<file path="design/flow/run.sh">
#!/bin/bash
# the make line also repeats each setting of config.mk as NAME=value (left out here)
make -C /OpenROAD-flow-scripts/flow DESIGN_CONFIG=/design/flow/config.mk WORK_HOME=/design/flow/orfs CLKGATE_MAP_FILE= finish
</file>
<file path="design/flow/config.mk">
export PLATFORM = sky130hd
export DESIGN_NAME = cache
export DESIGN_NICKNAME = cache
export VERILOG_FILES = /design/flow/design.v
export SDC_FILE = /design/flow/constraint.sdc
export NUM_CORES = 4
export LEC_CHECK = 0
export CAP_MARGIN = 5
export CELL_PAD_IN_SITES_DETAIL_PLACEMENT = 2
export CORE_ASPECT_RATIO = 1.37
export CORE_MARGIN = 3
export CORE_UTILIZATION = 61
export CTS_CLUSTER_DIAMETER = 191
export GPL_TIMING_DRIVEN = 1
export MIN_ROUTING_LAYER = met1
export SLEW_MARGIN = 20
export TNS_END_PERCENT = 55
</file>
<file path="design/flow/constraint.sdc">
create_clock -name core_clock -period 7.7 [get_ports {clk}]
set_input_delay 1.5400 -clock core_clock [delete_from_list [all_inputs] [get_ports {clk}]]
set_output_delay 1.5400 -clock core_clock [all_outputs]
set_load 0.01 [all_outputs]
</file>
<file path="design/flow/design.v">
module Ram (
    input  wire        clka,
    input  wire        ena,
    input  wire [ 3:0] wea,
    input  wire [ 2:0] addra,
    input  wire [31:0] dina,
    output reg  [31:0] douta
);
reg [31:0] mem [0:7];
integer b;
always @(posedge clka) begin
    if (ena) begin
        for (b = 0; b < 4; b = b + 1) begin
            if (wea[b])
                mem[addra][b*8 +: 8] <= dina[b*8 +: 8];
        end
        douta <= {wea[3] ? dina[31:24] : mem[addra][31:24],
                  wea[2] ? dina[23:16] : mem[addra][23:16],
                  wea[1] ? dina[15: 8] : mem[addra][15: 8],
                  wea[0] ? dina[ 7: 0] : mem[addra][ 7: 0]};
    end
end
endmodule
module tagv_ram (
    input  wire        clka,
    input  wire        resetn,
    input  wire        ena,
    input  wire        wea,
    input  wire [ 2:0] addra,
    input  wire [25:0] dina,
    output reg  [25:0] douta
);
reg [24:0] tag_mem [0:7];
reg [ 7:0] v_mem;
always @(posedge clka) begin
    if (ena & wea)
        tag_mem[addra] <= dina[25:1];
end
always @(posedge clka) begin
    if (!resetn)
        v_mem <= 8'b0;
    else if (ena & wea)
        v_mem[addra] <= dina[0];
end
always @(posedge clka) begin
    if (ena)
        douta <= wea ? dina : {tag_mem[addra], v_mem[addra]};
end
endmodule
module cache(
    input  wire         clk,
    input  wire         resetn,
    input  wire         valid,
    input  wire         op,
    input  wire [ 2: 0] index,
    input  wire [24: 0] tag,
    input  wire [ 3: 0] offset,
    input  wire [ 3: 0] wstrb,
    input  wire [31: 0] wdata,
    output wire         addr_ok,
    output wire         data_ok,
    output wire [31: 0] rdata,
    output wire         rd_req,
    output wire [ 2: 0] rd_type,
    output wire [31: 0] rd_addr,
    input  wire         rd_rdy,
    input  wire         ret_valid,
    input  wire         ret_last,
    input  wire [31: 0] ret_data,
    output wire         wr_req,
    output wire [ 2: 0] wr_type,
    output wire [31: 0] wr_addr,
    output wire [ 3: 0] wr_wstrb,
    output wire [127:0] wr_data,
    input  wire         wr_rdy
);
parameter idle = 3'b000,lookup = 3'b001,miss = 3'b010,replace = 3'b011,refill = 3'b100;
reg op_reg; 
reg [ 2:0] index_reg;
reg [24:0] tag_reg;
reg [ 3:0] offset_reg;
reg [ 3:0] wstrb_reg;
reg [31:0] wdata_reg;
reg [2:0] state_main;
wire way0_hit;
wire way1_hit;
wire cache_hit;
wire [31:0] way0_load_word;
wire [31:0] way1_load_word;
wire load_res;
wire random; 
wire replace_data;
wire replace_tag;
wire replace_v;
wire replace_d;
reg [1:0] return_num;
reg w_way_reg;
reg [2:0] w_index_reg;
reg [3:0] w_offset_reg;
reg [3:0] w_wstrb_reg;
reg [31:0] w_data_reg;
wire [24:0] way0_tag;
wire way0_v;
wire wea_tagv0;
wire [2:0] addra_tagv0;
wire [25:0] dina_tagv0;
assign wea_tagv0 = ret_valid & ret_last & ~replace_way;
assign addra_tagv0 = ({3{state_main == lookup  || state_main == idle}} & index)
                 | ({3{state_main == miss || state_main == replace || state_main == refill}} & index_reg);
assign dina_tagv0 = {tag_reg,1'b1};                 
tagv_ram tagv_ram_way0 (
  .clka(clk),     
  .resetn(resetn),
  .ena(1'b1),       
  .wea(wea_tagv0),       
  .addra(addra_tagv0),   
  .dina(dina_tagv0),     
  .douta({way0_tag,way0_v})   
);
reg [7:0] way0_d_reg;
wire way0_d;
assign way0_d = way0_d_reg[index_reg];
always@(posedge clk)begin
    if(!resetn)
        way0_d_reg <= 8'b0;
    else if(wr_state & ~w_way_reg)
        way0_d_reg[w_index_reg] <= 1'b1;
    else if(state_main == refill & ret_valid & ret_last &~replace_way)
        way0_d_reg[index_reg] <= op_reg;    
end
wire [127:0] way0_data;
wire [2:0] addra_way0_bank0;
wire [3:0] wea_way0_bank0;
wire [31:0] dina_way0_bank0;
wire [2:0] addra_way0_bank1;
wire [3:0] wea_way0_bank1;
wire [31:0] dina_way0_bank1;
wire [2:0] addra_way0_bank3;
wire [3:0] wea_way0_bank3;
wire [31:0] dina_way0_bank3;
wire [2:0] addra_way0_bank2;
wire [3:0] wea_way0_bank2;
wire [31:0] dina_way0_bank2;
assign addra_way0_bank0 = (wr_state & ~w_offset_reg[3]&~w_offset_reg[2]) ? w_index_reg : 
                        addr_ok ? index : index_reg ;
assign wea_way0_bank0 = ({4{wr_state & ~w_offset_reg[3]&~w_offset_reg[2] & ~w_way_reg}} & w_wstrb_reg ) 
                     |({4{state_main == refill & (return_num == 2'd0) & ret_valid & ~replace_way}}); 
assign dina_way0_bank0 = ({32{wr_state}} & w_data_reg)  
                      | ({32{state_main == refill}})& (
                       ~offset_reg[3]&~offset_reg[2] & op_reg ? {
                                        wstrb_reg[3] ? wdata_reg[31:24] : ret_data[31:24],
                                        wstrb_reg[2] ? wdata_reg[23:16] : ret_data[23:16],
                                        wstrb_reg[1] ? wdata_reg[15: 8] : ret_data[15: 8],
                                        wstrb_reg[0] ? wdata_reg[ 7: 0] : ret_data[ 7: 0]
                                    } : ret_data);
Ram bank0_ram_way0 (  
  .clka(clk),     
  .ena(1'b1),       
  .wea(wea_way0_bank0),       
  .addra(addra_way0_bank0),   
  .dina(dina_way0_bank0),     
  .douta(way0_data[31:0])   
);
assign addra_way0_bank1 = (wr_state & ~w_offset_reg[3]&w_offset_reg[2]) ? w_index_reg : 
                        addr_ok ? index : index_reg ;
assign wea_way0_bank1 = ({4{wr_state & ~w_offset_reg[3]&w_offset_reg[2] & ~w_way_reg}} & w_wstrb_reg ) 
                     |({4{state_main == refill & (return_num == 2'd1) & ret_valid & ~replace_way}}); 
assign dina_way0_bank1 = ({32{wr_state}} & w_data_reg)  
                      | ({32{state_main == refill}})& (
                       ~offset_reg[3]& offset_reg[2] & op_reg ? {
                                        wstrb_reg[3] ? wdata_reg[31:24] : ret_data[31:24],
                                        wstrb_reg[2] ? wdata_reg[23:16] : ret_data[23:16],
                                        wstrb_reg[1] ? wdata_reg[15: 8] : ret_data[15: 8],
                                        wstrb_reg[0] ? wdata_reg[ 7: 0] : ret_data[ 7: 0]
                                    } : ret_data);
Ram bank1_ram_way0 (
  .clka(clk),     
  .ena(1'b1),       
  .wea(wea_way0_bank1),       
  .addra(addra_way0_bank1),   
  .dina(dina_way0_bank1),     
  .douta(way0_data[63:32])   
);
assign addra_way0_bank2 = (wr_state & w_offset_reg[3]&~w_offset_reg[2]) ? w_index_reg : 
                        addr_ok ? index : index_reg ;
assign wea_way0_bank2 = ({4{wr_state & w_offset_reg[3]&~w_offset_reg[2] & ~w_way_reg}} & w_wstrb_reg ) 
                     |({4{state_main == refill & (return_num == 2'd2) & ret_valid & ~replace_way}}); 
assign dina_way0_bank2 = ({32{wr_state}} & w_data_reg)  
                      | ({32{state_main == refill}})& (
                       offset_reg[3]&~offset_reg[2] & op_reg ? {
                                        wstrb_reg[3] ? wdata_reg[31:24] : ret_data[31:24],
                                        wstrb_reg[2] ? wdata_reg[23:16] : ret_data[23:16],
                                        wstrb_reg[1] ? wdata_reg[15: 8] : ret_data[15: 8],
                                        wstrb_reg[0] ? wdata_reg[ 7: 0] : ret_data[ 7: 0]
                                    } : ret_data);
Ram bank2_ram_way0 (
  .clka(clk),     
  .ena(1'b1),       
  .wea(wea_way0_bank2),       
  .addra(addra_way0_bank2),   
  .dina(dina_way0_bank2),     
  .douta(way0_data[95:64])   
);
assign addra_way0_bank3 = (wr_state & w_offset_reg[3]&w_offset_reg[2]) ? w_index_reg : 
                        addr_ok ? index : index_reg ;
assign wea_way0_bank3 = ({4{wr_state & w_offset_reg[3]&w_offset_reg[2] & ~w_way_reg}} & w_wstrb_reg ) 
                     |({4{state_main == refill & (return_num ==2'd3) & ret_valid & ~replace_way}}); 
assign dina_way0_bank3 = ({32{wr_state}} & w_data_reg)  
                      | (({32{state_main == refill}})& (
                       offset_reg[3]&offset_reg[2] & op_reg ? {
                                        wstrb_reg[3] ? wdata_reg[31:24] : ret_data[31:24],
                                        wstrb_reg[2] ? wdata_reg[23:16] : ret_data[23:16],
                                        wstrb_reg[1] ? wdata_reg[15: 8] : ret_data[15: 8],
                                        wstrb_reg[0] ? wdata_reg[ 7: 0] : ret_data[ 7: 0]
                                    } : ret_data));
Ram bank3_ram_way0 (
  .clka(clk),     
  .ena(1'b1),       
  .wea(wea_way0_bank3),       
  .addra(addra_way0_bank3),   
  .dina(dina_way0_bank3),     
  .douta(way0_data[127:96])   
);
wire [24:0] way1_tag;
wire way1_v;
wire wea_tagv1;
wire [2:0] addra_tagv1;
wire [25:0] dina_tagv1;
assign wea_tagv1 = ret_valid & ret_last & replace_way;
assign addra_tagv1 = ({3{state_main == lookup  || state_main == idle}} & index)
                 | ({3{state_main == miss || state_main == replace || state_main == refill}} & index_reg);
assign dina_tagv1 = {tag_reg,1'b1};                 
tagv_ram tagv_ram_way1 (
  .clka(clk),     
  .resetn(resetn),
  .ena(1'b1),       
  .wea(wea_tagv1),       
  .addra(addra_tagv1),   
  .dina(dina_tagv1),     
  .douta({way1_tag,way1_v})   
);
reg [7:0] way1_d_reg;
wire way1_d;
assign way1_d = way1_d_reg[index_reg];
always@(posedge clk)begin
    if(!resetn)
        way1_d_reg <= 8'b0;
    else if(wr_state & w_way_reg)
        way1_d_reg[w_index_reg] <= 1'b1;
    else if(state_main == refill & ret_valid & ret_last & replace_way)
        way1_d_reg[index_reg] <= op_reg;    
end
wire [127:0] way1_data;
wire [2:0] addra_way1_bank0;
wire [3:0] wea_way1_bank0;
wire [31:0] dina_way1_bank0;
wire [2:0] addra_way1_bank1;
wire [3:0] wea_way1_bank1;
wire [31:0] dina_way1_bank1;
wire [2:0] addra_way1_bank3;
wire [3:0] wea_way1_bank3;
wire [31:0] dina_way1_bank3;
wire [2:0] addra_way1_bank2;
wire [3:0] wea_way1_bank2;
wire [31:0] dina_way1_bank2;
assign addra_way1_bank0 = (wr_state & ~w_offset_reg[3]&~w_offset_reg[2]) ? w_index_reg : 
                        addr_ok ? index : index_reg ;
assign wea_way1_bank0 = ({4{wr_state & ~w_offset_reg[3]&~w_offset_reg[2] & w_way_reg}} & w_wstrb_reg ) 
                     |({4{state_main == refill & (return_num == 2'd0) & ret_valid & replace_way}}); 
assign dina_way1_bank0 = ({32{wr_state}} & w_data_reg)  
                      | ({32{state_main == refill}})& (
                       ~offset_reg[3]&~offset_reg[2] & op_reg ? {
                                        wstrb_reg[3] ? wdata_reg[31:24] : ret_data[31:24],
                                        wstrb_reg[2] ? wdata_reg[23:16] : ret_data[23:16],
                                        wstrb_reg[1] ? wdata_reg[15: 8] : ret_data[15: 8],
                                        wstrb_reg[0] ? wdata_reg[ 7: 0] : ret_data[ 7: 0]
                                    } : ret_data);
Ram bank0_ram_way1 (  
  .clka(clk),     
  .ena(1'b1),       
  .wea(wea_way1_bank0),       
  .addra(addra_way1_bank0),   
  .dina(dina_way1_bank0),     
  .douta(way1_data[31:0])   
);
assign addra_way1_bank1 = (wr_state & ~w_offset_reg[3]&w_offset_reg[2]) ? w_index_reg : 
                        addr_ok ? index : index_reg ;
assign wea_way1_bank1 = ({4{wr_state & ~w_offset_reg[3]&w_offset_reg[2] & w_way_reg}} & w_wstrb_reg ) 
                     |({4{state_main == refill & (return_num == 2'd1) & ret_valid & replace_way}}); 
assign dina_way1_bank1 = ({32{wr_state}} & w_data_reg)  
                      | ({32{state_main == refill}})& (
                       ~offset_reg[3]&offset_reg[2] & op_reg ? {
                                        wstrb_reg[3] ? wdata_reg[31:24] : ret_data[31:24],
                                        wstrb_reg[2] ? wdata_reg[23:16] : ret_data[23:16],
                                        wstrb_reg[1] ? wdata_reg[15: 8] : ret_data[15: 8],
                                        wstrb_reg[0] ? wdata_reg[ 7: 0] : ret_data[ 7: 0]
                                    } : ret_data);
Ram bank1_ram_way1 (
  .clka(clk),     
  .ena(1'b1),       
  .wea(wea_way1_bank1),       
  .addra(addra_way1_bank1),   
  .dina(dina_way1_bank1),     
  .douta(way1_data[63:32])   
);
assign addra_way1_bank2 = (wr_state & w_offset_reg[3]&~w_offset_reg[2]) ? w_index_reg : 
                        addr_ok ? index : index_reg ;
assign wea_way1_bank2 = ({4{wr_state & w_offset_reg[3]&~w_offset_reg[2] & w_way_reg}} & w_wstrb_reg ) 
                     |({4{state_main == refill & (return_num == 2'd2) & ret_valid & replace_way}}); 
assign dina_way1_bank2 = ({32{wr_state}} & w_data_reg)  
                      | ({32{state_main == refill}})& (
                       offset_reg[3]&~offset_reg[2] & op_reg ? {
                                        wstrb_reg[3] ? wdata_reg[31:24] : ret_data[31:24],
                                        wstrb_reg[2] ? wdata_reg[23:16] : ret_data[23:16],
                                        wstrb_reg[1] ? wdata_reg[15: 8] : ret_data[15: 8],
                                        wstrb_reg[0] ? wdata_reg[ 7: 0] : ret_data[ 7: 0]
                                    } : ret_data);
Ram bank2_ram_way1 (
  .clka(clk),     
  .ena(1'b1),       
  .wea(wea_way1_bank2),       
  .addra(addra_way1_bank2),   
  .dina(dina_way1_bank2),     
  .douta(way1_data[95:64])   
);
assign addra_way1_bank3 = (wr_state & w_offset_reg[3]&w_offset_reg[2]) ? w_index_reg : 
                        addr_ok ? index : index_reg ;
assign wea_way1_bank3 = ({4{wr_state & w_offset_reg[3]&w_offset_reg[2] & w_way_reg}} & w_wstrb_reg ) 
                     |({4{state_main == refill & (return_num == 2'd3) & ret_valid & replace_way}}); 
assign dina_way1_bank3 = ({32{wr_state}} & w_data_reg)  
                      | ({32{state_main == refill}})& (
                       (offset_reg[3]&offset_reg[2] & op_reg) ? {
                                        wstrb_reg[3] ? wdata_reg[31:24] : ret_data[31:24],
                                        wstrb_reg[2] ? wdata_reg[23:16] : ret_data[23:16],
                                        wstrb_reg[1] ? wdata_reg[15: 8] : ret_data[15: 8],
                                        wstrb_reg[0] ? wdata_reg[ 7: 0] : ret_data[ 7: 0]
                                    } : ret_data);
Ram bank3_ram_way1 (
  .clka(clk),     
  .ena(1'b1),       
  .wea(wea_way1_bank3),       
  .addra(addra_way1_bank3),   
  .dina(dina_way1_bank3),     
  .douta(way1_data[127:96])   
);
always@(posedge clk)begin
    if(!resetn)begin
        op_reg <= 1'b0; 
        index_reg <= 3'b0; 
        tag_reg <= 25'b0; 
        offset_reg <= 4'b0; 
        wstrb_reg <= 4'b0; 
        wdata_reg   <= 32'b0; 
    end
    else if((state_main == idle & valid & !hit_write_cf) |
            (state_main == lookup & (cache_hit & valid & (op | (!op & !hit_write_cf) ))))begin
        op_reg <= op; 
        index_reg <= index; 
        tag_reg <= tag; 
        offset_reg <= offset; 
        wstrb_reg <= wstrb; 
        wdata_reg   <= wdata;         
    end
end
assign way0_hit = way0_v && {way0_tag == tag_reg};
assign way1_hit = way1_v && {way1_tag == tag_reg};
assign cache_hit = way0_hit || way1_hit;
assign way0_load_word = way0_data[offset_reg[3:2]*32 +: 32];
assign way1_load_word = way1_data[offset_reg[3:2]*32 +: 32];
assign load_res = {32{way0_hit}} & way0_load_word
                | {32{way1_hit}} & way1_load_word
                | {32{~cache_hit}} & ret_data;
LFSR u_lfsr(
    .clk(clk),
    .reset(!resetn),
    .lfsr_bit(random)
);                
reg replace_way; 
always@(posedge clk)begin
    if(!resetn)begin
        replace_way <= 1'b0;
    end
    else if(state_main == miss & wr_rdy)begin
        replace_way <= random;
    end
end
always@(posedge clk)begin
    if(!resetn | (state_main == replace && rd_rdy))
        return_num <= 2'b0;
    else if(ret_valid)begin
        return_num <= return_num + 2'b1;
    end
end
always@(posedge clk)begin
    if(!resetn)begin
        state_main <= idle;
    end
    else if(state_main == idle)begin
        if(valid & !hit_write_cf)begin
            state_main <= lookup;       
        end
    end
    else if(state_main == lookup)begin
        if(cache_hit & (!valid | (valid & hit_write_cf)))begin
            state_main <= idle;
        end    
        else if(!cache_hit)begin
            state_main <= miss;
        end 
    end
    else if(state_main == miss)begin
        if(wr_rdy)begin
            state_main <= replace;
        end
    end
    else if(state_main == replace)begin
        if(rd_rdy)begin
            state_main <= refill;
        end
    end
    else if(state_main == refill)begin
        if(ret_valid & ret_last)begin
            state_main <= idle;
        end
    end
    else 
        state_main <= idle;
end
reg wr_state;
wire hit_write_sign;
wire hit_write_cf;
assign hit_write_sign = (state_main == lookup) & op_reg & cache_hit;
assign hit_write_cf = ( (state_main == lookup) & op_reg & (!op & valid) & ({tag,index,offset} == {tag_reg,index_reg,offset_reg}) ) 
                    | ( wr_state & (!op & valid) & (offset[3:2] == w_offset_reg[3:2]));
always@(posedge clk)begin
    if(!resetn)begin
        wr_state <= 1'b0;
        w_way_reg <= 1'b0;
        w_index_reg <= 3'b0;
        w_offset_reg <= 4'b0;
        w_wstrb_reg <= 4'b0;
        w_data_reg <= 32'b0;
    end
    else if(~wr_state)begin
        if(hit_write_sign)begin
            wr_state <= 1'b1;
            w_way_reg <= way1_hit;
            w_index_reg <= index_reg;
            w_offset_reg <= offset_reg;
            w_wstrb_reg <= wstrb_reg;
            w_data_reg <= wdata_reg; 
        end 
    end
    else if(wr_state)begin
        if(hit_write_sign)begin
            w_way_reg <= way1_hit;
            w_index_reg <= index_reg;
            w_offset_reg <= offset_reg;
            w_wstrb_reg <= wstrb_reg;
            w_data_reg <= wdata_reg; 
        end
        else begin
            wr_state <= 1'b0;
        end    
    end
    else 
        wr_state <= 1'b0;
end
assign addr_ok = ((state_main == idle) & !hit_write_cf) || 
                 (state_main == lookup & (cache_hit & valid & (op | (!op & !hit_write_cf) ))); 
assign data_ok = (state_main == lookup & (cache_hit)) ||
                 (state_main == refill && ret_valid && return_num == offset_reg[3:2]);
assign rdata = ({32{state_main == lookup & way0_hit}} & way0_load_word)
             | ({32{state_main == lookup & way1_hit}} & way1_load_word)
             | ({32{state_main == refill}} & ret_data);                  
assign rd_req = (state_main == replace);
assign rd_type = 3'b100;
assign rd_addr = {tag_reg,index_reg,4'd0};
reg wr_req_reg;
assign wr_req = wr_req_reg & 
            ((replace_way) ? (way1_d & way1_v) : (way0_d & way0_v));
assign wr_type = 3'b100;
assign wr_addr = {(replace_way ? way1_tag : way0_tag),index_reg,4'd0};
assign wr_wstrb = 4'b1111;
assign wr_data = replace_way ? way1_data : way0_data;
always@(posedge clk)begin
    if(!resetn)
        wr_req_reg <= 1'b0;
    else if(state_main == miss & wr_rdy)
        wr_req_reg <= 1'b1;
    else if(wr_rdy)
        wr_req_reg <= 1'b0;
end                 
endmodule
module LFSR (
    input wire clk,
    input wire reset,
    output reg lfsr_bit
);
    reg [7:0] lfsr;
    always @(posedge clk) begin
        if (reset) begin
            lfsr <= 8'h1;  
        end else begin
            lfsr <= {lfsr[6:0], lfsr[7] ^ lfsr[5]};  
        end
    end
    always @(posedge clk) begin
        if (reset) begin
            lfsr_bit <= 1'b0;
        end else begin
            lfsr_bit <= lfsr[0];  
        end
    end
endmodule
</file>
==> flow_summary.ini, run 1 <==
; physical design summary
[synth]
common_cells = 2,448 x edfxtp_1, 710 x mux2i_1, 624 x mux4_2
ys_chip_area_mm2 = 0.109
synth-async-reset-ratio_pct = 0
synth_warnings = 4
synth.most_common_cell = edfxtp_1
dominantRegCellSynth = edfxtp_1
ys_ff = 2626
syn_inst = 5859
top_area_cell = edfxtp_1
synthesis.area_mm2 = 0.109
yosys_cells = 5859
synth_top_area_share_pct = 67.6
enable_flop_cells = 2448
aoi_share_pct = 3.43
logic_family = multiplexers
fa_ha_area_share_pct = 0.184
synth-seq-area-share_pct = 70.9
yosys.area_share.simple_pct = 3.29
synthTopCellsByArea = edfxtp_1 68%, mux4_2 13%, mux2i_1 6.5%
avgSynthCellArea_um2 = 18.6
ys_sh_xor_pct = 0.636
yosys.cell_types.count = 80
ys_sh_mux_pct = 19.8

[floorplan]
die_y_um = 500
coreArea_mm2 = 0.176
fp_util_pct = 61.7
chip_area_mm2 = 0.183
io-pin-count = 346
rows = 180
die_width_um = 367

[status]
lastStage = 3_5_place_dp
tool.error = [ERROR DPL-0033] detailed placement checks failed during check placement.
status = did not finish

[place]
place_congestion = 0.950
port_buffers = 327
==> metrics by stage <==
stage	setup WS [ps]	total power, µW	hold WS (ps)
floorplan	3010	17600	412
global placement	410	19000	417
==> run 2, diff against run 1 <==
- ABC_AREA: default -> 0
- CAP_MARGIN: 5 -> 25
- CELL_PAD_IN_SITES_DETAIL_PLACEMENT: 2 -> 0
- CELL_PAD_IN_SITES_GLOBAL_PLACEMENT: default -> 1
- CORE_ASPECT_RATIO: 1.37 -> default
- CORE_MARGIN: 3 -> 8
- CORE_UTILIZATION: 61 -> 62
- CTS_CLUSTER_DIAMETER: 191 -> 221
- CTS_CLUSTER_SIZE: default -> 27
- GPL_ROUTABILITY_DRIVEN: default -> 0
- GPL_TIMING_DRIVEN: 1 -> 0
- HOLD_SLACK_MARGIN: default -> 0.22
- MAX_ROUTING_LAYER: default -> met5
- PLACE_DENSITY: default -> 0.59
- SETUP_SLACK_MARGIN: default -> 0.03
- SLEW_MARGIN: 20 -> 25
- clock period: 7.7 -> 7.77 ns (I/O delays scaled with it)
==> flow_summary.ini, run 2 <==
; yosys + openroad results
[synth]
fa_ha_area_share_pct = 0.184
syn_inst = 5859
yosys_cells = 5859
ys_sh_xor_pct = 0.636
top_area_cell = edfxtp_1
dominantRegCellSynth = edfxtp_1
yosys.cell_types.count = 80
synthesis.area_mm2 = 0.109
logic_family = multiplexers
synth-seq-area-share_pct = 70.9
common_cells = 2,448 x edfxtp_1, 710 x mux2i_1, 624 x mux4_2
synth-async-reset-ratio_pct = 0
synth.most_common_cell = edfxtp_1
aoi_share_pct = 3.43
synthTopCellsByArea = edfxtp_1 68%, mux4_2 13%, mux2i_1 6.5%
avgSynthCellArea_um2 = 18.6
ys_chip_area_mm2 = 0.109
synth_warnings = 4
ys_ff = 2626
ys_sh_mux_pct = 19.8
enable_flop_cells = 2448
yosys.area_share.simple_pct = 3.29
synth_top_area_share_pct = 67.6

[floorplan]
chip_area_mm2 = 0.189
rows = 153
fp_util_pct = 62.5
die_width_um = 435
coreArea_mm2 = 0.174
die_y_um = 435
io-pin-count = 346

[final_timing]
final_hold_viol_count = 0
tightest_slew_ps = 1240
rsz0062_at_grt = no
max_freq_mhz = 128
skew_ps = 52.6
max-slew-margin-rel_pct = 16.3
setup_violations = 36
worst_slack_ps = -34.4
slew_violations = 0
timing.final.crit_period_ps = 7800
finalSetupTns_ps = -539
fin_hold_ws_ps = 446
post-route-period-util_pct = 100

[global_route]
grt_pass1_wl_um = 475000
grt_max_degree = 29
grt_overflow = 0
first_global_vias = 60700
antenna_found_initial = 27
track_usage_pct = 35.9

[run]
cap_violations = 0
warnings = 41

[finish]
fill_cells = 11000
comb_area_mm2 = 0.0320
utilization_pct = 70.7
final_area_mm2 = 0.123
fin_nets = 6692
areaGrowthSynthToFinish_pct = 13.1
seqCellArea_mm2 = 0.0771

[place]
dpl_cell_area_mm2 = 0.119
port_buffers = 325
dpl.hpwl_um = 262000
pre_cts_ws_ps = -146

[power]
sequentialPowerShare_pct = 59.7
power_leader = registers
p_seq_uw = 15400
swShare_pct = 25.2
clock_power_uw = 6970
p_int_uw = 19300
p_leak_uw = 0.0380
p_per_area_mw_per_mm2 = 210
power_frac_comb_pct = 13.2
vdd_drop_max_mv = 0.189
p_sw_uw = 6490
clockPowerShare_pct = 27.0
powerComb_uw = 3410

[critical_path]
reg2regPathDepth = 14
cp_data_required_time_ps = 8210
critical_path_class = reg2reg
r2r_slack_ps = -30
end_kind = flip-flop
cp.arrival_ps = 8240
path_cells = buf_2, buf_6, buf_6, buf_2, buf_2, mux4_2, mux2i_1, xnor2_1, or4bb_1, o41ai_1, a32o_1, clkbuf_1, o311ai_1, nor3_2
crit_buf_inv = 6
cp_top_family = AND-OR/OR-AND gates
timing.rr.end = bank0_ram_way1.mem[2][25]
max_stage_delay_ps = 1070
cp.depth = 14
crit_path_frequent_cell = buf_2
cp-endpoint = bank0_ram_way1.mem[2][25]
worstPathMaxFanout = 10
slowest_stage = o41ai_1
cp-start-kind = flip-flop

[clocking]
insertion_delay_ps = 840
cts.path.max_buffers = 3
cts-htree-levels = 3
cts_sinks = 2626
cts-root-buf = clkbuf_16
cts_tree = done
path_clk_slew_ps = 100
cts_buffers = 107
ctsHoldBuffers = 0

[detailed_routing]
drt-pass1-iter-count = 6
dr_total_vias = 62700
route.detailed.drc = 0
routed_wl_um = 346000
final_antenna_net_count = 0
routed_via_density = 6.96
routedWlPerCell_um = 38.4
drtIter0Drc = 9142

[worst_hold_path]
hold_class = reg2reg
hold_depth = 1
min_from = u_lfsr.lfsr[4]
hold_end = u_lfsr.lfsr[5]

[status]
check.faults = negative setup slack
status = finished with violations
-- run 2: repair_timing --
item,4_1_cts,5_1_grt
pin swaps,1,0
endpoints found under the setup margin,34,18
gates resized,17,19
buffers inserted,2,0
-- run 2: stage by stage --
step | total power, µW | std cells
after floorplan | 17400 | 5875
after global placement | 18900 | 8525
after detailed placement | 19000 | 8774
after CTS | 25700 | 8977
after global routing | 26300 | 8989
final | 25800 | 9003
-- run 2: cell type report --
type / instances / share of cell area (%)
Buffer: 403 / 1.53
Clock buffer: 194 / 2.46
Inverter: 27 / 0.0824
Antenna cell: 18 / 0.0366
Timing Repair Buffer: 584 / 4.76
Tap cell: 2325 / 2.37
Clock inverter: 7 / 0.102
Sequential cell: 2626 / 62.7
Multi-Input combinational cell: 2819 / 26.0
-- run 2: metal layers --
layer	vias up	global-route usage [%]	share of wire, %
met5	-	0	0.022
met4	10	21.8	8.0
met3	702	9.88	12
met2	3988	53.7	45
met1	32800	47.4	35
li1	25200	-	-
==> run 3, diff against run 2 <==
- CORE_MARGIN: 8 -> 3
- HOLD_SLACK_MARGIN: 0.22 -> 0.27
==> flow_summary.ini, run 3 <==
; yosys + openroad results
[synth]
synth-seq-area-share_pct = 70.9
ys_ff = 2626
synth_warnings = 4
fa_ha_area_share_pct = 0.184
syn_inst = 5859
yosys_cells = 5859
synth.most_common_cell = edfxtp_1
synth_top_area_share_pct = 67.6
enable_flop_cells = 2448
ys_chip_area_mm2 = 0.109
yosys.cell_types.count = 80
dominantRegCellSynth = edfxtp_1
avgSynthCellArea_um2 = 18.6
logic_family = multiplexers
common_cells = 2,448 x edfxtp_1, 710 x mux2i_1, 624 x mux4_2
aoi_share_pct = 3.43
synthesis.area_mm2 = 0.109
synthTopCellsByArea = edfxtp_1 68%, mux4_2 13%, mux2i_1 6.5%
synth-async-reset-ratio_pct = 0
ys_sh_xor_pct = 0.636
yosys.area_share.simple_pct = 3.29
top_area_cell = edfxtp_1
ys_sh_mux_pct = 19.8

[worst_hold_path]
hold_depth = 1
min_from = u_lfsr.lfsr[0]
hold_end = u_lfsr.lfsr[1]
hold_class = reg2reg

[finish]
fin_nets = 6690
fill_cells = 11000
seqCellArea_mm2 = 0.0771
finalNonFillerCells = 8998
areaGrowthSynthToFinish_pct = 13.1
comb_area_mm2 = 0.0320

[critical_path]
max_stage_delay_ps = 1040
cp-endpoint = bank2_ram_way0.mem[3][30]
r2r_slack_ps = -50
cp.depth = 14
reg2regPathDepth = 14
crit_path_frequent_cell = buf_2
path_cells = buf_2, buf_6, buf_6, buf_2, buf_2, mux4_2, mux2i_1, xnor2_1, or4bb_1, o41ai_1, a32o_1, clkbuf_1, o311ai_1, nor3_2
cp.arrival_ps = 8280
cp_data_required_time_ps = 8230
worstPathMaxFanout = 10
slowest_stage = o41ai_1
timing.rr.end = bank2_ram_way0.mem[3][30]
critical_path_class = reg2reg
crit_buf_inv = 6
cp_top_family = AND-OR/OR-AND gates
cp-start-kind = flip-flop
end_kind = flip-flop

[power]
power_frac_comb_pct = 13.2
p_per_area_mw_per_mm2 = 210
p_sw_uw = 6450
vdd_drop_max_mv = 0.243
swShare_pct = 25.0
powerComb_uw = 3410
p_leak_uw = 0.0381
p_seq_uw = 15400
p_int_uw = 19300
clockPowerShare_pct = 27.0
power_leader = registers
sequentialPowerShare_pct = 59.8
clock_power_uw = 6960

[floorplan]
rows = 153
die_width_um = 425
die_y_um = 425
fp_util_pct = 62.5
coreArea_mm2 = 0.174
chip_area_mm2 = 0.180
io-pin-count = 346

[global_route]
track_usage_pct = 38.4
antenna_found_initial = 23
first_global_vias = 60600
grt_overflow = 0
grt_pass1_wl_um = 474000
grt_max_degree = 29

[detailed_routing]
drt-pass1-iter-count = 7
route.detailed.drc = 0
routed_wl_um = 344000
final_antenna_net_count = 0
drtIter0Drc = 9915
routed_via_density = 6.97
routedWlPerCell_um = 38.3
dr_total_vias = 62700

[clocking]
cts-htree-levels = 3
path_clk_slew_ps = 110
cts-root-buf = clkbuf_16
cts_tree = done
cts.path.max_buffers = 3
cts_buffers = 107
cts_sinks = 2626
insertion_delay_ps = 850
ctsHoldBuffers = 0

[status]
status = finished with violations
check.faults = negative setup slack

[final_timing]
finalSetupTns_ps = -447
final_hold_viol_count = 0
setup_violations = 21
timing.final.crit_period_ps = 7820
slew_violations = 0
worst_slack_ps = -51.9
post-route-period-util_pct = 101
max_freq_mhz = 128
tightest_slew_ps = 1240
skew_ps = 50.3
max-slew-margin-rel_pct = 17.5
rsz0062_at_grt = yes

[run]
cap_violations = 0
warnings = 42

[place]
dp.cells = 8775
dpl.hpwl_um = 260000
port_buffers = 325
==> run 3: repair_timing <==
item / CTS / global route
buffers inserted: 3 / 0
pin swaps: 1 / 0
hold endpoints to repair: 0 / 0
setup endpoints to repair: 34 / 38
resized: 20 / 18
==> run 3: cell type report <==
cell class	instances	share of cell area (%)
sequential	2626	62.7
multi-input combinational	2819	26.0
timing repair buffer	582	4.71
clock buffer	198	2.51
tap	2325	2.37
buffer	403	1.54
inverter	27	0.0824
clock inverter	5	0.0631
antenna	13	0.0265
==> run 3: per-layer routing <==
metal  up-vias  track usage, %  routed length, µm  part of all wire, %
met5         -               0                 87                0.025
met4        14            24.4              27800                  8.1
met3       750            10.1              40400                   12
met2      4095            56.1             154000                   45
met1     32600            52.1             122000                   36
li1      25200               -                  -                    -
==> run 3: stage by stage <==
| step | util (%) | area, µm² | hold WS, ps | total power [µW] | worst slack [ps] |
|---|---|---|---|---|---|
| 6_report | 70.7 | 123000 | 454 | 25800 | -51.9 |
| 5_1_grt | 70.7 | 123000 | 471 | 26400 | -24.2 |
| 4_1_cts | 70.5 | 123000 | 452 | 25700 | -4.21 |
| 3_5_place_dp | 68.6 | 119000 | 426 | 19000 | -209 |
| 3_3_place_gp | 66.1 | 115000 | 418 | 18900 | -263 |
| 2_1_floorplan | - | 109000 | 412 | 17400 | 3060 |
==> run 4, diff against run 3 <==
- ABC_AREA: 0 -> default
- CAP_MARGIN: 25 -> 20
- CELL_PAD_IN_SITES_DETAIL_PLACEMENT: 0 -> 1
- CELL_PAD_IN_SITES_GLOBAL_PLACEMENT: 1 -> 2
- CORE_MARGIN: 3 -> 8
- CORE_UTILIZATION: 62 -> 54
- CTS_CLUSTER_DIAMETER: 221 -> 208
- CTS_CLUSTER_SIZE: 27 -> default
- GPL_ROUTABILITY_DRIVEN: 0 -> default
- GPL_TIMING_DRIVEN: 0 -> default
- HOLD_SLACK_MARGIN: 0.27 -> default
- MAX_ROUTING_LAYER: met5 -> default
- MIN_ROUTING_LAYER: met1 -> default
- PLACE_DENSITY: 0.59 -> 0.86
- SETUP_SLACK_MARGIN: 0.03 -> default
- SLEW_MARGIN: 25 -> 20
- TNS_END_PERCENT: 55 -> default
- clock period: 7.77 -> 4.85 ns (I/O delays scaled with it)
==> flow_summary.ini, run 4 <==
; yosys + openroad results
[status]
check.faults = negative setup slack
status = finished with violations

[run]
warnings = 43
cap_violations = 0

[critical_path]
cp_data_required_time_ps = 3880
critical_path_class = reg2out
slowest_stage = mux4_2
end_kind = output port
crit_buf_inv = 6
cp-start-kind = flip-flop
reg2regPathDepth = 20
cp_top_family = simple AND/OR/NAND/NOR gates
worstPathMaxFanout = 8
timing.rr.end = bank3_ram_way0.mem[3][26]
max_stage_delay_ps = 540
cp.depth = 16
cp-endpoint = rdata[19]
cp.arrival_ps = 4840
r2r_slack_ps = -480
path_cells = buf_4, mux4_2, mux2i_2, xnor2_1, nor4_4, nand4_1, nor4_4, buf_6, nand2_8, buf_16, buf_12, nor2_4, a21oi_2, o21ai_1, buf_4, buf_6

[detailed_routing]
routed_via_density = 6.97
final_antenna_net_count = 0
routedWlPerCell_um = 41.0
routed_wl_um = 409000
dr_total_vias = 69500
drtIter0Drc = 10600
route.detailed.drc = 0
drt-pass1-iter-count = 7

[final_timing]
rsz0062_at_grt = yes
max_freq_mhz = 172
setup_violations = 2121
tightest_slew_ps = 1170
post-route-period-util_pct = 120
timing.final.crit_period_ps = 5810
max-slew-margin-rel_pct = 22.0
final_hold_viol_count = 0
worst_slack_ps = -965
finalSetupTns_ps = -689190
skew_ps = 86.3
slew_violations = 0

[clocking]
path_clk_slew_ps = 60
ctsHoldBuffers = 0
cts-htree-levels = 5
cts_buffers = 289
cts_sinks = 2626
cts-root-buf = clkbuf_16
cts.path.max_buffers = 4
cts_tree = done
insertion_delay_ps = 980

[floorplan]
coreArea_mm2 = 0.200
die_y_um = 465
io-pin-count = 346
die_width_um = 465
rows = 164
fp_util_pct = 54.4
chip_area_mm2 = 0.216

[power]
p_per_area_mw_per_mm2 = 390
powerComb_uw = 6270
p_int_uw = 39400
clock_power_uw = 21600
clockPowerShare_pct = 40.9
swShare_pct = 25.2
p_sw_uw = 13300
power_leader = registers
p_seq_uw = 24900
p_leak_uw = 0.0443
sequentialPowerShare_pct = 47.2
vdd_drop_max_mv = 0.445
power_frac_comb_pct = 11.9

[finish]
areaGrowthSynthToFinish_pct = 24.3
fin_nets = 7204
utilization_pct = 67.6
fill_cells = 16500

[synth]
syn_inst = 5859
yosys.cell_types.count = 80
logic_family = multiplexers
top_area_cell = edfxtp_1
synth_warnings = 4
fa_ha_area_share_pct = 0.184
common_cells = 2,448 x edfxtp_1, 710 x mux2i_1, 624 x mux4_2
synth_top_area_share_pct = 67.6
synthesis.area_mm2 = 0.109
aoi_share_pct = 3.43
ys_sh_xor_pct = 0.636
synth.most_common_cell = edfxtp_1
ys_sh_mux_pct = 19.8
enable_flop_cells = 2448
yosys_cells = 5859
ys_ff = 2626
synth-async-reset-ratio_pct = 0
ys_chip_area_mm2 = 0.109
synth-seq-area-share_pct = 70.9
synthTopCellsByArea = edfxtp_1 68%, mux4_2 13%, mux2i_1 6.5%
yosys.area_share.simple_pct = 3.29
avgSynthCellArea_um2 = 18.6
dominantRegCellSynth = edfxtp_1

[place]
place_congestion = 0.913
dpl.hpwl_um = 258000
port_buffers = 327

[global_route]
busiest_layer = met2
grt_max_degree = 72
track_usage_pct = 36.2
use_met2_pct = 58.3
grt_pass1_wl_um = 556000
grt_overflow = 0
first_global_vias = 71300
use_met1_pct = 44.7
antenna_found_initial = 33
use_met3_pct = 9.25

[worst_hold_path]
hold_class = reg2reg
hold_end = u_lfsr.lfsr[1]
hold_depth = 1
min_from = u_lfsr.lfsr[0]
## run 4: metrics by stage
step / power [µW] / setup slack (ps) / cells / cell area [µm²] / hold slack, ps
floorplan: 28000 / 228 / 5875 / 109000 / 412
global placement: 30600 / -1750 / 9333 / 122000 / 419
detailed placement: 30800 / -1980 / 9334 / 122000 / 434
CTS: 52000 / -743 / 9918 / 134000 / 447
global route: 53500 / -1090 / 9951 / 135000 / 471
finish: 52700 / -965 / 9968 / 135000 / 443
## run 4: timing repair
item | CTS | global route
gates resized | 693 | 143
gates cloned | 2 | 4
endpoints found under the setup margin | 2138 | 2100
buffers inserted | 85 | 25
pin swaps | 96 | 43
## run 4: per-layer routing
metal,vias up,wire [µm]
li1,26400,-
met1,36100,137000
met2,5583,193000
met3,1434,46500
met4,28,31100
met5,-,191
## run 4: final cells by class
class	count	area, µm²	area share [%]
Sequential cell	2626	77100	57.1
Multi-Input combinational cell	2819	32900	24.4
Timing Repair Buffer	1317	12700	9.41
Clock buffer	349	7660	5.67
Tap cell	2656	3320	2.46
Clock inverter	153	1220	0.901
Inverter	27	121	0.0898
Antenna cell	21	52.6	0.0389
==> run 5, diff against run 4 <==
- CELL_PAD_IN_SITES_DETAIL_PLACEMENT: 1 -> default
- CELL_PAD_IN_SITES_GLOBAL_PLACEMENT: 2 -> default
- CORE_MARGIN: 8 -> 2
- CORE_UTILIZATION: 54 -> 68
- CTS_CLUSTER_DIAMETER: 208 -> default
- CTS_CLUSTER_SIZE: default -> 25
- HOLD_SLACK_MARGIN: default -> 0.27
- PLACE_DENSITY: 0.86 -> default
- SETUP_SLACK_MARGIN: default -> 1.44
- clock period: 4.85 -> 4.83 ns (I/O delays scaled with it)
==> flow_summary.ini, run 5 <==
; yosys + openroad results
[synth]
synth_warnings = 4
avgSynthCellArea_um2 = 18.6
synth-async-reset-ratio_pct = 0
dominantRegCellSynth = edfxtp_1
yosys_cells = 5859
ys_sh_xor_pct = 0.636
yosys.cell_types.count = 80
fa_ha_area_share_pct = 0.184
aoi_share_pct = 3.43
enable_flop_cells = 2448
synth_top_area_share_pct = 67.6
synthTopCellsByArea = edfxtp_1 68%, mux4_2 13%, mux2i_1 6.5%
ys_ff = 2626
top_area_cell = edfxtp_1
common_cells = 2,448 x edfxtp_1, 710 x mux2i_1, 624 x mux4_2
yosys.area_share.simple_pct = 3.29
ys_sh_mux_pct = 19.8
logic_family = multiplexers
synth-seq-area-share_pct = 70.9
synthesis.area_mm2 = 0.109
synth.most_common_cell = edfxtp_1
ys_chip_area_mm2 = 0.109
syn_inst = 5859

[clocking]
cts-root-buf = clkbuf_16
cts.path.max_buffers = 4
cts-htree-levels = 5
insertion_delay_ps = 930
cts_tree = done
cts_buffers = 277
cts_sinks = 2626
path_clk_slew_ps = 60

[floorplan]
coreArea_mm2 = 0.159
die_width_um = 404
die_y_um = 404
io-pin-count = 346
chip_area_mm2 = 0.163
fp_util_pct = 68.6
rows = 146

[power]
power_leader = registers
p_sw_uw = 12900
p_per_area_mw_per_mm2 = 380
swShare_pct = 24.7
clock_power_uw = 20900
clockPowerShare_pct = 40.0
powerComb_uw = 6480
p_seq_uw = 24900
vdd_drop_max_mv = 0.557
sequentialPowerShare_pct = 47.6
power_frac_comb_pct = 12.4
p_int_uw = 39300
p_leak_uw = 0.0448

[final_timing]
max_freq_mhz = 182
setup_violations = 1296
fin_hold_ws_ps = 441
timing.final.crit_period_ps = 5500
final_hold_viol_count = 0
rsz0062_at_grt = yes
skew_ps = 49.8
post-route-period-util_pct = 114
max-slew-margin-rel_pct = 17.3
worst_slack_ps = -666
tightest_slew_ps = 1210
slew_violations = 0

[place]
dpl.hpwl_um = 229000
place_congestion = 0.994
dp.cells = 8694
port_buffers = 327

[detailed_routing]
final_antenna_net_count = 0
routed_via_density = 7.43
routedWlPerCell_um = 40.1
dr_total_vias = 69200
routed_wl_um = 373000
drt-pass1-iter-count = 13
drtIter0Drc = 12800
route.detailed.drc = 0

[critical_path]
critical_path_class = reg2out
cp-endpoint = rdata[2]
cp.arrival_ps = 4530
cp-start-kind = flip-flop
cp_top_family = buffers and inverters
reg2regPathDepth = 17
end_kind = output port
cp_data_required_time_ps = 3860
timing.rr.end = bank2_ram_way1.mem[5][8]
cp.depth = 15
path_cells = buf_12, buf_4, mux4_2, mux2i_4, xnor2_1, or4_4, nor4b_4, buf_4, nand4_1, buf_12, buf_12, buf_6, o21ai_4, buf_6, buf_6
worstPathMaxFanout = 6
r2r_slack_ps = -220
max_stage_delay_ps = 570
slowest_stage = or4_4
crit_buf_inv = 8

[global_route]
track_usage_pct = 44.4
grt_max_degree = 75
first_global_vias = 67700
grt_overflow = 0
grt_pass1_wl_um = 504000
antenna_found_initial = 36

[worst_hold_path]
hold_end = u_lfsr.lfsr[1]
min_from = u_lfsr.lfsr[0]
hold_class = reg2reg
hold_depth = 1

[run]
cap_violations = 0
warnings = 45

[finish]
areaGrowthSynthToFinish_pct = 26.3
fin_nets = 7152
finalNonFillerCells = 9309

[status]
status = finished with violations
check.faults = negative setup slack
-- run 5: area by class of cell --
type                    instances  area, µm²
clock inverters               110        953
multi-input cells            2819      34200
diodes                         12       30.0
well taps                    2072       2590
fillers                      6252      21200
clock buffers                 366       7630
repair buffers               1277      14700
inverters                      27        148
flip-flops and latches       2626      77100
-- run 5: per-layer routing --
layer  track usage (%)  share of wire [%]
met2              67.6                 46
met1              57.7                 32
met5                 0              0.081
met4              23.4                7.3
met3              14.9                 15
-- run 5: through the flow --
stage	setup slack (ps)	util, %	total power, µW	setup TNS (ps)	instance area (µm²)
2_1_floorplan	644	-	28500	0	112000
3_3_place_gp	-171	79.2	30900	-29730	126000
3_5_place_dp	-221	79.3	31000	-173050	126000
4_1_cts	-556	86.0	51600	-18470	136000
5_1_grt	-741	86.6	53000	-200560	137000
6_report	-666	86.6	52200	-129430	137000
-- run 5: what timing repair did --
action | 4_1_cts | 5_1_grt
pin swaps | 35 | 43
gates resized | 423 | 94
gates cloned | 8 | 3
endpoints found under the setup margin | 2443 | 2720
hold buffers | 0 | 0
setup buffers | 79 | 36
endpoints found under the hold margin | 0 | 0
==> run 6, diff against run 5 <==
- CAP_MARGIN: 20 -> 35
- CELL_PAD_IN_SITES_DETAIL_PLACEMENT: default -> 2
- CORE_UTILIZATION: 68 -> 40
- CTS_CLUSTER_SIZE: 25 -> 13
- GPL_TIMING_DRIVEN: default -> 1
- HOLD_SLACK_MARGIN: 0.27 -> 0.3
- MIN_ROUTING_LAYER: default -> met1
- SETUP_SLACK_MARGIN: 1.44 -> default
- clock period: 4.83 -> 4.4 ns (I/O delays scaled with it)
==> flow_summary.ini, run 6 <==
; yosys + openroad results
[status]
status = finished with violations
check.faults = max-capacitance violations, max-slew violations, negative setup slack

[clocking]
cts_sinks = 2626
insertion_delay_ps = 1050
cts-root-buf = clkbuf_16
cts_buffers = 290
cts.path.max_buffers = 4
cts-htree-levels = 5
path_clk_slew_ps = 80
cts_tree = done

[power]
clock_power_uw = 26900
power_frac_comb_pct = 12.9
p_int_uw = 44600
p_per_area_mw_per_mm2 = 452
p_leak_uw = 0.0454
power_leader = registers
p_seq_uw = 27300
swShare_pct = 28.4
powerComb_uw = 8030
total_power_uw = 62200
clockPowerShare_pct = 43.2
vdd_drop_max_mv = 0.330
p_sw_uw = 17700
sequentialPowerShare_pct = 43.9

[worst_hold_path]
hold_depth = 1
hold_end = u_lfsr.lfsr[5]
hold_class = reg2reg
min_from = u_lfsr.lfsr[4]

[synth]
synth_top_area_share_pct = 67.6
fa_ha_area_share_pct = 0.184
enable_flop_cells = 2448
ys_chip_area_mm2 = 0.109
synth-seq-area-share_pct = 70.9
ys_ff = 2626
common_cells = 2,448 x edfxtp_1, 710 x mux2i_1, 624 x mux4_2
syn_inst = 5859
top_area_cell = edfxtp_1
yosys_cells = 5859
logic_family = multiplexers
synthTopCellsByArea = edfxtp_1 68%, mux4_2 13%, mux2i_1 6.5%
yosys.area_share.simple_pct = 3.29
avgSynthCellArea_um2 = 18.6
yosys.cell_types.count = 80
synth.most_common_cell = edfxtp_1
dominantRegCellSynth = edfxtp_1
aoi_share_pct = 3.43
synth_warnings = 4
synth-async-reset-ratio_pct = 0
ys_sh_xor_pct = 0.636
synthesis.area_mm2 = 0.109
ys_sh_mux_pct = 19.8

[global_route]
grt_pass1_wl_um = 705000
use_met3_pct = 10.7
grt_max_degree = 88
antenna_found_initial = 95
busiest_layer = met2
use_met2_pct = 58.4
track_usage_pct = 37.0
use_met1_pct = 42.6
first_global_vias = 78300
grt_overflow = 0

[final_timing]
setup_violations = 2393
slew_violations = 5
max-slew-margin-rel_pct = -2.19
timing.final.crit_period_ps = 6310
worst_slack_ps = -1910
max_freq_mhz = 158
post-route-period-util_pct = 143
final_hold_viol_count = 0
skew_ps = 176
tightest_slew_ps = 1520
rsz0062_at_grt = yes

[finish]
utilization_pct = 50.9
finalNonFillerCells = 11100
final_area_mm2 = 0.138
fill_cells = 23600
areaGrowthSynthToFinish_pct = 26.7
fin_nets = 7366

[detailed_routing]
drtIter0Drc = 13200
route.detailed.drc = 0
drt-pass1-iter-count = 8
routed_wl_um = 568000
dr_total_vias = 79200
final_antenna_net_count = 0
routed_via_density = 7.13
routedWlPerCell_um = 51.1

[critical_path]
crit_buf_inv = 10
cp-start-kind = flip-flop
cp.arrival_ps = 5430
r2r_slack_ps = -1860
timing.rr.end = bank1_ram_way1.mem[4][30]
cp.depth = 20
slowest_stage = dfxtp_4
worstPathMaxFanout = 7
critical_path_class = reg2out
cp_top_family = buffers and inverters
timing.rr.start = tag_reg[8]
crit_path_frequent_cell = buf_4
max_stage_delay_ps = 390
reg2regPathDepth = 15
cp-endpoint = rdata[29]
path_cells = buf_4, buf_8, buf_4, nor2_2, buf_4, buf_4, a22oi_2, nand3_1, a211oi_2, nand4_1, buf_4, nor4_4, buf_6, nand2_8, buf_16, nor2_2, a21oi_1, o21ai_1, buf_4, buf_4
end_kind = output port
cp_data_required_time_ps = 3520

[floorplan]
fp_util_pct = 40.2
rows = 191
die_width_um = 525
io-pin-count = 346
coreArea_mm2 = 0.271
die_y_um = 525
chip_area_mm2 = 0.276

[place]
port_buffers = 327
place_congestion = 0.924
dpl_cell_area_mm2 = 0.125
pre_cts_ws_ps = -1340
dpl.hpwl_um = 313000
dp.cells = 10400

[run]
cap_violations = 1
warnings = 45
-- run 6: stage by stage --
step / hold slack (ps) / setup TNS [ps]
finish: 455 / -3281660
detailed placement: 423 / -2185580
global route: 480 / -2596370
global placement: 421 / -1618630
CTS: 454 / -2064590
floorplan: 412 / -28700
-- run 6: cell type report --
cell class / count / area [µm²] / share of cell area [%]
Sequential cell: 2626 / 77100 / 56.0
Clock buffer: 363 / 7750 / 5.62
Timing Repair Buffer: 1478 / 14000 / 10.1
Antenna cell: 62 / 155 / 0.113
Multi-Input combinational cell: 2819 / 32500 / 23.6
Clock inverter: 162 / 1730 / 1.26
Inverter: 27 / 131 / 0.0953
Tap cell: 3570 / 4470 / 3.24
-- run 6: routing by layer --
| metal | vias to the layer above | part of all wire [%] |
|---|---|---|
| li1 | 26800 | - |
| met1 | 40800 | 32 |
| met2 | 8374 | 45 |
| met3 | 3174 | 12 |
| met4 | 64 | 11 |
| met5 | - | 0.12 |
-- run 6: repair_timing --
action | 4_1_cts | 5_1_grt
buffers inserted | 50 | 67
pin swaps | 30 | 68
resized | 432 | 243
setup endpoints to repair | 2327 | 2333
gates cloned | 5 | 2
hold buffers | 0 | 0
==> run 7, diff against run 6 <==
- CAP_MARGIN: 35 -> 20
- CELL_PAD_IN_SITES_DETAIL_PLACEMENT: 2 -> default
- CORE_UTILIZATION: 40 -> 70
- CTS_CLUSTER_DIAMETER: default -> 397
- CTS_CLUSTER_SIZE: 13 -> 21
- GPL_TIMING_DRIVEN: 1 -> default
- HOLD_SLACK_MARGIN: 0.3 -> -0.09
- MAX_ROUTING_LAYER: default -> met4
- MIN_ROUTING_LAYER: met1 -> default
- SETUP_SLACK_MARGIN: default -> 1.14
- clock period: 4.4 -> 4.24 ns (I/O delays scaled with it)
==> flow_summary.ini, run 7 <==
; yosys + openroad results
[synth]
avgSynthCellArea_um2 = 18.6
yosys_cells = 5859
synthTopCellsByArea = edfxtp_1 68%, mux4_2 13%, mux2i_1 6.5%
dominantRegCellSynth = edfxtp_1
ys_sh_mux_pct = 19.8
fa_ha_area_share_pct = 0.184
ys_ff = 2626
top_area_cell = edfxtp_1
syn_inst = 5859
synth_top_area_share_pct = 67.6
yosys.area_share.simple_pct = 3.29
logic_family = multiplexers
synth-async-reset-ratio_pct = 0
enable_flop_cells = 2448
yosys.cell_types.count = 80
common_cells = 2,448 x edfxtp_1, 710 x mux2i_1, 624 x mux4_2
aoi_share_pct = 3.43
synth-seq-area-share_pct = 70.9
ys_chip_area_mm2 = 0.109
ys_sh_xor_pct = 0.636
synthesis.area_mm2 = 0.109
synth_warnings = 4
synth.most_common_cell = edfxtp_1

[detailed_routing]
dr_total_vias = 67300
routed_via_density = 7.32
final_antenna_net_count = 0
routedWlPerCell_um = 37.7
drtIter0Drc = 11200
route.detailed.drc = 0
drt-pass1-iter-count = 10
routed_wl_um = 346000

[critical_path]
cp.depth = 16
max_stage_delay_ps = 440
crit_buf_inv = 10
reg2regPathDepth = 21
worstPathMaxFanout = 10
end_kind = output port
r2r_slack_ps = -910
cp.arrival_ps = 4410
slowest_stage = mux4_2
critical_path_class = reg2out
path_cells = buf_12, buf_4, buf_12, buf_12, buf_6, mux4_2, mux2i_2, xnor2_1, nor3_2, buf_4, buf_4, nand4_1, buf_12, o21ai_4, buf_6, buf_6
cp-start-kind = flip-flop
cp_data_required_time_ps = 3390
crit_path_frequent_cell = buf_12
cp_top_family = buffers and inverters
cp-endpoint = rdata[31]
timing.rr.end = bank2_ram_way1.mem[1][8]

[clocking]
cts.path.max_buffers = 3
cts_tree = done
ctsHoldBuffers = 0
insertion_delay_ps = 820
path_clk_slew_ps = 90
cts-htree-levels = 4
cts_sinks = 2626
cts_buffers = 143
cts-root-buf = clkbuf_16

[final_timing]
max-slew-margin-rel_pct = 25.9
finalSetupTns_ps = -1423830
max_freq_mhz = 190
worst_slack_ps = -1010
setup_violations = 2237
tightest_slew_ps = 1080
post-route-period-util_pct = 124
slew_violations = 0
skew_ps = 33.9
timing.final.crit_period_ps = 5250
final_hold_viol_count = 0
rsz0062_at_grt = yes

[finish]
final_area_mm2 = 0.131
areaGrowthSynthToFinish_pct = 20.6
utilization_pct = 85.0
fin_nets = 7144
finalNonFillerCells = 9186

[place]
port_buffers = 327
dpl.hpwl_um = 231000
dpl_cell_area_mm2 = 0.124
dp.cells = 8804
place_congestion = 1.01

[power]
p_int_uw = 37800
p_sw_uw = 12700
power_leader = registers
clockPowerShare_pct = 29.6
vdd_drop_max_mv = 0.489
powerComb_uw = 7250
p_seq_uw = 28300
p_leak_uw = 0.0427
total_power_uw = 50500
power_frac_comb_pct = 14.4
p_per_area_mw_per_mm2 = 385
swShare_pct = 25.2
clock_power_uw = 14900
sequentialPowerShare_pct = 56.1

[floorplan]
chip_area_mm2 = 0.159
fp_util_pct = 70.5
die_y_um = 398
coreArea_mm2 = 0.154
die_width_um = 398
rows = 144
io-pin-count = 346

[worst_hold_path]
hold_class = reg2reg
hold_end = u_lfsr.lfsr[5]
hold_depth = 1
min_from = u_lfsr.lfsr[4]

[run]
warnings = 44
cap_violations = 0

[status]
status = finished with violations
check.faults = negative setup slack

[global_route]
grt_pass1_wl_um = 479000
grt_max_degree = 78
first_global_vias = 65700
use_met2_pct = 66.6
grt_overflow = 0
track_usage_pct = 44.8
use_met1_pct = 57.9
use_met3_pct = 11.5
busiest_layer = met2
antenna_found_initial = 17
## run 7: metal layers
layer,vias up,share of wire (%)
met3,1176,14
met2,5898,47
met5,-,0
li1,26100,-
met1,34100,33
met4,0,7.0
## run 7: area by class of cell
class	instances	area (µm²)
flip-flops and latches	2626	77100
multi-input cells	2819	33100
fillers	6692	23100
repair buffers	1403	13900
clock buffers	236	3950
well taps	2044	2560
clock inverters	15	285
inverters	27	139
diodes	16	40.0
## run 7: metrics by stage
stage	setup slack, ps	hold WS [ps]
floorplan	53.1	412
global placement	-1340	421
detailed placement	-1340	423
CTS	-922	456
global route	-1130	463
finish	-1010	450
## run 7: what timing repair did
item | in CTS | in global routing
cloned | 10 | 1
buffers inserted | 66 | 38
hold endpoints to repair | 0 | 0
endpoints found under the setup margin | 3892 | 3413
resized | 345 | 118
pin swaps | 64 | 51
==> run 8, diff against run 7 <==
- CORE_ASPECT_RATIO: default -> 0.94
- CORE_UTILIZATION: 70 -> 72
- CTS_CLUSTER_DIAMETER: 397 -> 63
- HOLD_SLACK_MARGIN: -0.09 -> 0.29
- MAX_ROUTING_LAYER: met4 -> default
- SETUP_SLACK_MARGIN: 1.14 -> 1.11
- TNS_END_PERCENT: default -> 5
- clock period: 4.24 -> 4.23 ns (I/O delays scaled with it)
==> flow_summary.ini, run 8 <==
; yosys + openroad results
[synth]
ys_sh_mux_pct = 19.8
synth-seq-area-share_pct = 70.9
ys_ff = 2626
fa_ha_area_share_pct = 0.184
synth_top_area_share_pct = 67.6
synth.most_common_cell = edfxtp_1
yosys.area_share.simple_pct = 3.29
ys_sh_xor_pct = 0.636
yosys_cells = 5859
synthTopCellsByArea = edfxtp_1 68%, mux4_2 13%, mux2i_1 6.5%
synthesis.area_mm2 = 0.109
synth_warnings = 4
common_cells = 2,448 x edfxtp_1, 710 x mux2i_1, 624 x mux4_2
logic_family = multiplexers
top_area_cell = edfxtp_1
enable_flop_cells = 2448
syn_inst = 5859
synth-async-reset-ratio_pct = 0
ys_chip_area_mm2 = 0.109
dominantRegCellSynth = edfxtp_1
yosys.cell_types.count = 80
aoi_share_pct = 3.43
avgSynthCellArea_um2 = 18.6

[clocking]
cts_tree = done
insertion_delay_ps = 840
cts-root-buf = clkbuf_16
cts_buffers = 157
path_clk_slew_ps = 80
cts.path.max_buffers = 3
cts-htree-levels = 4
cts_sinks = 2626
ctsHoldBuffers = 0

[final_timing]
max-slew-margin-rel_pct = 22.0
rsz0062_at_grt = yes
post-route-period-util_pct = 126
timing.final.crit_period_ps = 5330
worst_slack_ps = -1100
slew_violations = 0
finalSetupTns_ps = -1328940
fin_hold_ws_ps = 449
setup_violations = 2209
max_freq_mhz = 188
final_hold_viol_count = 0
tightest_slew_ps = 1170
skew_ps = 40.0

[place]
pre_cts_ws_ps = -876
dpl.hpwl_um = 228000
dp.cells = 8733
port_buffers = 327
dpl_cell_area_mm2 = 0.124
place_congestion = 0.993

[power]
vdd_drop_max_mv = 0.556
power_leader = registers
power_frac_comb_pct = 13.5
sequentialPowerShare_pct = 54.9
p_leak_uw = 0.0424
p_per_area_mw_per_mm2 = 398
powerComb_uw = 6950
p_seq_uw = 28300
clock_power_uw = 16400
p_int_uw = 38600
swShare_pct = 25.2
p_sw_uw = 13000
clockPowerShare_pct = 31.7

[critical_path]
r2r_slack_ps = -790
timing.rr.end = bank3_ram_way1.mem[1][6]
end_kind = output port
cp_top_family = buffers and inverters
cp-start-kind = flip-flop
crit_buf_inv = 7
worstPathMaxFanout = 11
critical_path_class = reg2out
path_cells = buf_4, buf_4, buf_8, mux4_2, mux2i_4, xnor2_1, a2111oi_2, nand3_1, buf_4, nor4_4, buf_4, nand2_8, buf_4, and2_4, o21ai_4, buf_2
cp.arrival_ps = 4480
reg2regPathDepth = 20
slowest_stage = dfxtp_4
max_stage_delay_ps = 420
cp-endpoint = addr_ok
cp.depth = 16
crit_path_frequent_cell = buf_4
cp_data_required_time_ps = 3380

[floorplan]
rows = 138
die_width_um = 405
die_y_um = 381
io-pin-count = 346
chip_area_mm2 = 0.154
coreArea_mm2 = 0.150
fp_util_pct = 72.4

[detailed_routing]
routedWlPerCell_um = 38.2
drt-pass1-iter-count = 12
drtIter0Drc = 11900
routed_wl_um = 346000
final_antenna_net_count = 0
routed_via_density = 7.43
route.detailed.drc = 0
dr_total_vias = 67300

[global_route]
first_global_vias = 66400
grt_overflow = 0
antenna_found_initial = 38
grt_pass1_wl_um = 485000
track_usage_pct = 45.4
grt_max_degree = 84

[worst_hold_path]
min_from = u_lfsr.lfsr[0]
hold_end = u_lfsr.lfsr[1]
hold_depth = 1
hold_class = reg2reg

[finish]
fill_cells = 6180
fin_nets = 7092
seqCellArea_mm2 = 0.0771
finalNonFillerCells = 9058
areaGrowthSynthToFinish_pct = 19.3
final_area_mm2 = 0.130
comb_area_mm2 = 0.0325

[run]
cap_violations = 0
warnings = 44

[status]
check.faults = negative setup slack
status = finished with violations
run 8: metal layers:
metal  share of wire [%]  up-vias  global-route usage (%)
met3                  16     1328                    16.4
met2                  46     6106                    68.0
met5                0.20        -                   0.877
met4                 6.8       43                    24.4
li1                    -    26000                       -
met1                  32    33800                    58.7
run 8: final cells by class:
class	instances	area share, %
Antenna cell	20	0.0386
Clock buffer	208	3.21
Clock inverter	61	0.607
Inverter	27	0.0974
Multi-Input combinational cell	2819	25.0
Sequential cell	2626	59.4
Tap cell	1960	1.89
Timing Repair Buffer	1337	9.70
run 8: through the flow:
stage	power (µW)	util [%]
2_1_floorplan	32200	-
3_3_place_gp	35300	82.2
3_5_place_dp	35400	82.2
4_1_cts	51300	86.1
5_1_grt	52500	86.4
6_report	51700	86.4
run 8: what timing repair did:
item / CTS / global route
setup endpoints to repair: 2798 / 3199
cloned: 5 / 0
resized: 303 / 45
buffers inserted: 25 / 5
pin swaps: 28 / 16
No activity file was given, so power comes from the tool's default toggle rates.
